## oak
Design processor, start of the top module:
module processor
(
	output reg w_en,
	output reg done,
	output reg [7:0] addr,
	output reg [31:0] data_out,
	input clk,
	input rst_n,
	input start,
	input [31:0] data_in
);
For scale: roughly 1300 cells after synthesis, roughly 77 I/O pins.
make LEC_CHECK=0 CAP_MARGIN=20 CORE_MARGIN=2 CORE_UTILIZATION=54 CTS_CLUSTER_DIAMETER=211 CTS_CLUSTER_SIZE=98 GPL_ROUTABILITY_DRIVEN=0 GPL_TIMING_DRIVEN=1 PLACE_DENSITY_LB_ADDON=0.29 SETUP_SLACK_MARGIN=1.96 SLEW_MARGIN=20 finish   # period 7.21 ns
run.sh (not shown) runs the stock make flow with config.mk's settings and CLKGATE_MAP_FILE=.
oak reached the end of the flow, and the finished layout is clean on the timing, design-rule and antenna checks.
diff inputs: oak => pine
- swapping 54 for 70 in CORE_UTILIZATION
- swapping 0.29 for 0.1 in PLACE_DENSITY_LB_ADDON
- putting ABC_AREA at 1 where nothing was set
- swapping 211 for 102 in CTS_CLUSTER_DIAMETER
- clearing CTS_CLUSTER_SIZE, which used to be 98
- clearing SETUP_SLACK_MARGIN, which used to be 1.96
- putting MAX_ROUTING_LAYER at met4 where nothing was set
- swapping 7.21 for 4.86 in the clock period (ns, I/O delays scaled along)
==> results <==
Taking oak as the reference, in pine synthesized-area fraction occupied by adder cells shrank by 3.0 points, cell resize tally after clock tree synthesis down 11, post-synthesis instance area climbed 910 µm². pine: die area is 0.0037 mm² lower than what oak reported. The total core area in pine was lower than what oak gave. Comparing pine and oak, gate count after technology mapping is higher on pine. Run status, pine: aborted in 5_2_route, error DRT-0255. Horizontal die dimension (pine / oak): 0.914.
The inputs of birch differ from those of pine as listed below.
- changing PLACE_DENSITY_LB_ADDON from 0.1 to 0.29
- removing ABC_AREA (formerly 1)
- removing MAX_ROUTING_LAYER (formerly met4)
- changing CORE_UTILIZATION from 70 to 54
- changing the clock period (ns, I/O delays scaled along) from 4.86 to 7.21
Summary of pine and birch: one run falls short of a clean finish, namely pine. birch: number of antenna violations at the first check in global routing is 1 lower than what pine reported. From pine to birch the numbers moved as follows: post-placement setup slack now sits higher; post-synthesis xor/xnor area fraction now larger; all-layer global routing usage dropped 12 points.
Here is what was changed in the inputs of maple compared with birch.
- removing GPL_TIMING_DRIVEN (formerly 1)
- removing GPL_ROUTABILITY_DRIVEN (formerly 0)
- changing CORE_UTILIZATION from 54 to 25
- removing CTS_CLUSTER_DIAMETER (formerly 102)
- removing PLACE_DENSITY_LB_ADDON (formerly 0.29)
- changing the clock period (ns, I/O delays scaled along) from 7.21 to 5.61
### Flow results
- The multi-input combinational area share in maple sits 2.9 points below the value recorded for birch.
- The required time of the critical path in maple sits 1600 ps below the value recorded for birch.
- maple vs birch, post-route non-filler standard cell count went up by 348.
- Looking only at logic depth of the worst setup path including buffers, and setting everything else aside, the higher value of maple and birch goes to birch.
- Via count: birch vs maple — no meaningful difference
- Count of plain and timing-repair buffers in the layout: lower on birch
- Global-route met2 utilization, maple and birch: smaller value in maple
- Between maple and birch, it is maple whose floorplan row count is higher, by 25.
- Post-layout instance area (higher): maple

---

processor again, from the RTL that the note above started with.
==> flow/config.mk <==
export PLATFORM = sky130hd
export DESIGN_NAME = processor
export DESIGN_NICKNAME = processor
export VERILOG_FILES = /design/flow/design.v
export SDC_FILE = /design/flow/constraint.sdc
export NUM_CORES = 4
export LEC_CHECK = 0
export CAP_MARGIN = 20
export CORE_MARGIN = 2
export CORE_UTILIZATION = 72
export CTS_CLUSTER_DIAMETER = 28
export MAX_ROUTING_LAYER = met4
export SETUP_SLACK_MARGIN = 1.33
export SLEW_MARGIN = 20
==> flow/constraint.sdc <==
create_clock -name core_clock -period 4.7 [get_ports {clk}]
set_input_delay 0.9400 -clock core_clock [delete_from_list [all_inputs] [get_ports {clk}]]
set_output_delay 0.9400 -clock core_clock [all_outputs]
set_load 0.01 [all_outputs]
The first run finished but failed the layout checks on setup timing.
Change:
Settings changed: ABC_AREA set to 1, CTS_CLUSTER_SIZE set to 10, PLACE_DENSITY_LB_ADDON set to 0.19.
The changed run produced a clean layout.
Utilization increases by 2.3 points.
Wire length is higher by roughly a tenth.
Via count climbs by a quarter to a third.
Change:
Settings changed: CTS_CLUSTER_SIZE 10 to 74, PLACE_DENSITY_LB_ADDON 0.19 to not set, SETUP_SLACK_MARGIN 1.33 to 0.44.
Result:
- With this change the flow produced a layout that fails on setup timing
- cell count is unchanged
- worst setup slack loses 0.33 ns
Change:
Settings changed: ABC_AREA 1 to not set, CORE_UTILIZATION 72 to 70, CTS_CLUSTER_SIZE 74 to not set, SETUP_SLACK_MARGIN 0.44 to 1.18.
Clock period 4.7 ns to 4.88 ns, I/O delays scaled along.
Result: With this change the flow completed without violations. Wire length is lower by a quarter to a third. Final area is lower by a little under a tenth. Via count is lower by a quarter to a third.

---

== job 9207 ==
The RTL this note starts from:
==> flow/design.v <==
module processor
(
	output reg w_en,
	output reg done,
	output reg [7:0] addr,
	output reg [31:0] data_out,
	input clk,
	input rst_n,
	input start,
	input [31:0] data_in
);
	parameter RESET = 3'd0;
	parameter READ_DATA = 3'd1;
	parameter READ_INSTRUCTON = 3'd2;
	parameter DELAY = 3'd3;
	parameter EXECUTE = 3'd4;
	parameter ADD = 3'd0;
	parameter SUB = 3'd1;
	parameter MUL = 3'd2;
	parameter TR = 3'd3;
	parameter DET = 3'd4;
	reg [2:0] cs,ns;
	reg [1:0] read_data_counter;
	reg [3:0] a11,a12,a21,a22,b11,b12,b21,b22;
	always@(posedge clk or negedge rst_n)begin
		if(~rst_n) cs <= RESET;
		else cs <= ns;
	end
	always@(*)begin
		case(cs)
			RESET : ns = (start & rst_n) ? READ_DATA : RESET;
			READ_DATA : ns = (read_data_counter == 2) ? READ_INSTRUCTON : READ_DATA;
			READ_INSTRUCTON : ns = DELAY;
			DELAY : ns = EXECUTE;
			EXECUTE : ns = RESET;
			default : ns = RESET;
		endcase
	end
	always@(posedge clk or negedge rst_n)begin
		if(~rst_n)begin
			done <= 0;
			w_en <= 0;
			addr <= 8'd255;
			data_out <= 0;
			read_data_counter <= 0;
			a11 <= 0;
			a12 <= 0;
			a21 <= 0; 
			a22 <= 0;
			b11 <= 0;
			b12 <= 0;
			b21 <= 0;
			b22 <= 0;	
		end
		else begin
			case(ns)
				RESET : begin
					done <= 0;
					w_en <= 0;
					addr <= 8'd255;
					data_out <= 0;
					read_data_counter <= 0;
					a11 <= 0;
					a12 <= 0;
					a21 <= 0; 
					a22 <= 0;
					b11 <= 0;
					b12 <= 0;
					b21 <= 0;
					b22 <= 0;
				end
				READ_DATA : begin
					done <= 0;
					w_en <= 0;
					addr <= 8'd255;
					data_out <= 0;
					read_data_counter <= read_data_counter + 1;
					a11 <= data_in[3:0];
					a12 <= data_in[7:4];
					a21 <= data_in[11:8]; 
					a22 <= data_in[15:12];
					b11 <= data_in[19:16];
					b12 <= data_in[23:20];
					b21 <= data_in[27:24];
					b22 <= data_in[31:28];
				end
				READ_INSTRUCTON : begin
					done <= 0;
					w_en <= 0;
					addr <= 0;
					data_out <= 0;
					read_data_counter <= 0;
					a11 <= a11;
					a12 <= a12;
					a21 <= a21; 
					a22 <= a22;
					b11 <= b11;
					b12 <= b12;
					b21 <= b21;
					b22 <= b22;
				end
				DELAY : begin
					done <= done;
					w_en <= w_en;
					addr <= addr;
					data_out <= 0;
					read_data_counter <= 0;
					a11 <= a11;
					a12 <= a12;
					a21 <= a21; 
					a22 <= a22;
					b11 <= b11;
					b12 <= b12;
					b21 <= b21;
					b22 <= b22;
				end
				EXECUTE : begin
					addr <= data_in[7:0];
					read_data_counter <= read_data_counter;
					a11 <= a11;
					a12 <= a12;
					a21 <= a21; 
					a22 <= a22;
					b11 <= b11;
					b12 <= b12;
					b21 <= b21;
					b22 <= b22;
					case(data_in[31:29])
						ADD : begin
							done <= 1;
							w_en <= 1;
							data_out [7:0] <= $signed(a11) + $signed(b11);
							data_out [15:8] <= $signed(a12) + $signed(b12);
							data_out [23:16] <= $signed(a21) + $signed(b21);
							data_out [31:24] <= $signed(a22) + $signed(b22);
						end
						SUB : begin
							done <= 1;
							w_en <= 1;
							data_out [7:0] <= $signed(a11) - $signed(b11);
							data_out [15:8] <= $signed(a12) - $signed(b12);
							data_out [23:16] <= $signed(a21) - $signed(b21);
							data_out [31:24] <= $signed(a22) - $signed(b22);
						end
						MUL : begin
							done <= 1;
							w_en <= 1;
							data_out [7:0] <= ($signed(a11) * $signed(b11)) + ($signed(a12) * $signed(b21));
							data_out [15:8] <= ($signed(a11) * $signed(b12)) + ($signed(a12) * $signed(b22));
							data_out [23:16] <= ($signed(a21) * $signed(b11)) + ($signed(a22) * $signed(b21));
							data_out [31:24] <= ($signed(a21) * $signed(b12)) + ($signed(a22) * $signed(b22));
						end
						TR : begin
							done <= 1;
							w_en <= 1;
							data_out [7:0] <= {a11[3],a11[3],a11[3],a11[3],a11};
							data_out [15:8] <= {a21[3],a21[3],a21[3],a21[3],a21};
							data_out [23:16] <= {a12[3],a12[3],a12[3],a12[3],a12};
							data_out [31:24] <= {a22[3],a22[3],a22[3],a22[3],a22};
						end
						DET : begin
							done <= 1;
							w_en <= 1;
							data_out <= ($signed(a11) * $signed(a22)) - ($signed(a12) * $signed(a21));
						end
						default : begin
							done <= 0;
							w_en <= 0;
						end
					endcase
				end
			endcase
		end
	end
endmodule
Settings: LEC_CHECK=0, CAP_MARGIN=20, CORE_MARGIN=2, CORE_UTILIZATION=72, CTS_CLUSTER_DIAMETER=28, CTS_CLUSTER_SIZE=14, HOLD_SLACK_MARGIN=-0.05, MAX_ROUTING_LAYER=met4, PLACE_DENSITY_LB_ADDON=0.24, SETUP_SLACK_MARGIN=1.18, SLEW_MARGIN=20, TNS_END_PERCENT=5; clock period 4.88 ns.
The final layout from job 9207, which completed every stage, passed the timing, design-rule and antenna checks at the end of the flow.
What job 1786 does differently from job 9207 at the input level:
-- flow/config.mk --
<<< job 9207, line 12
export CTS_CLUSTER_SIZE = 14
export HOLD_SLACK_MARGIN = -0.05
export MAX_ROUTING_LAYER = met4
export PLACE_DENSITY_LB_ADDON = 0.24
export SETUP_SLACK_MARGIN = 1.18
export SLEW_MARGIN = 20
export TNS_END_PERCENT = 5
>>> job 1786, line 12
export CTS_CLUSTER_SIZE = 14
export MAX_ROUTING_LAYER = met4
export PLACE_DENSITY_LB_ADDON = 0.19
export SETUP_SLACK_MARGIN = 0.45
export SLEW_MARGIN = 20
==> flow/constraint.sdc <==
create_clock -name core_clock -period 4.7 [get_ports {clk}]
set_input_delay 0.9400 -clock core_clock [delete_from_list [all_inputs] [get_ports {clk}]]
set_output_delay 0.9400 -clock core_clock [all_outputs]
set_load 0.01 [all_outputs]
Notes after the runs:
- Across job 9207 and job 1786, a clean result was obtained everywhere but in job 1786.
- Job 1786 vs. job 9207: largest stage delay on the critical path shows an increase of 0.03 ns.
- Sort job 9207 and job 1786 by average wire per cell in the routed design, ascending, and job 9207 comes first.
- Looking only at final weighted congestion of routability-driven global placement, and setting everything else aside, the lower value of job 9207 and job 1786 goes to job 1786.
- Worst endpoint data arrival time, job 9207 and job 1786, lower one = job 9207.
- The run showing the smaller fraction of area in registers is job 1786.
- The final critical path time including I/O delays and setup reported for job 1786 is greater than that of job 9207 by 0.24 ns.
- Of job 1786 and job 9207, it is job 1786 that has the higher largest net degree at the start of global routing.
- Against job 9207, job 1786 reports a worst setup slack after layout that is lower.
- Sort job 9207 and job 1786 by buffer count excluding the clock tree in the final layout, ascending, and job 9207 comes first.
Setup changes, job 1786 to job 655
==> flow/config.mk <==
export PLATFORM = sky130hd
export DESIGN_NAME = processor
export DESIGN_NICKNAME = processor
export VERILOG_FILES = /design/flow/design.v
export SDC_FILE = /design/flow/constraint.sdc
export NUM_CORES = 4
export LEC_CHECK = 0
export CAP_MARGIN = 20
export CORE_MARGIN = 2
export CORE_UTILIZATION = 40
export SLEW_MARGIN = 20
==> flow/constraint.sdc <==
create_clock -name core_clock -period 5.61 [get_ports {clk}]
set_input_delay 1.1220 -clock core_clock [delete_from_list [all_inputs] [get_ports {clk}]]
set_output_delay 1.1220 -clock core_clock [all_outputs]
set_load 0.01 [all_outputs]
### Flow results
- The final layout from job 655, which completed every stage, passed the timing, design-rule and antenna checks at the end of the flow.
- Area of all placed cells without fillers ends up higher on job 1786.
- Run comparison: job 1786 cell with the largest stage delay on the worst path fa_1; job 655 cell with the largest stage delay on the worst path a2111oi_0
- The run with more routed wire is job 1786, not job 655.
- Diff job 1786 -> job 655 | global-route usage | decrease of 24 points
Relative to job 655, the following input files were edited for job 2092:
-- flow/config.mk --
<<< job 655, line 9
export CORE_MARGIN = 2
export CORE_UTILIZATION = 40
export SLEW_MARGIN = 20
>>> job 2092, line 9
export CORE_MARGIN = 2
export CORE_UTILIZATION = 70
export CTS_CLUSTER_SIZE = 22
export SETUP_SLACK_MARGIN = 0.74
export SLEW_MARGIN = 20
==> flow/constraint.sdc <==
create_clock -name core_clock -period 6.39 [get_ports {clk}]
set_input_delay 1.2780 -clock core_clock [delete_from_list [all_inputs] [get_ports {clk}]]
set_output_delay 1.2780 -clock core_clock [all_outputs]
set_load 0.01 [all_outputs]
--- outcome ---
- The via count number comes out lower for job 655 vs job 2092.
- In job 2092 the logic depth of the worst path, buffers included turned out 2 lower than in job 655.
- Against job 655, job 2092 comes in 194 higher on via count of the first global-routing pass.
Edits applied to the flow inputs when going from job 2092 to job 2878:
-- flow/config.mk --
<<< job 2092, line 8
export CAP_MARGIN = 20
export CORE_MARGIN = 2
export CORE_UTILIZATION = 70
export CTS_CLUSTER_SIZE = 22
export SETUP_SLACK_MARGIN = 0.74
export SLEW_MARGIN = 20
>>> job 2878, line 8
export CAP_MARGIN = 20
export CORE_ASPECT_RATIO = 0.89
export CORE_MARGIN = 2
export CORE_UTILIZATION = 40
export CTS_CLUSTER_DIAMETER = 344
export SLEW_MARGIN = 20
==> flow/constraint.sdc <==
create_clock -name core_clock -period 5.65 [get_ports {clk}]
set_input_delay 1.1300 -clock core_clock [delete_from_list [all_inputs] [get_ports {clk}]]
set_output_delay 1.1300 -clock core_clock [all_outputs]
set_load 0.01 [all_outputs]
### Flow results
Diff job 2092..job 2878 | number of setup violations in the final report | negligible. Going from job 2092 to job 2878, via count lost 4.5%, final net count has increased, post-detailed-routing wire length now sits higher, layout overhead on the synthesized area went up, hold slack lost 0.0059 ns. On job 2878: HPWL after detailed placement is 7.6% higher than what job 2092 gave. Diff job 2092 -> job 2878: full die area +about 70%.
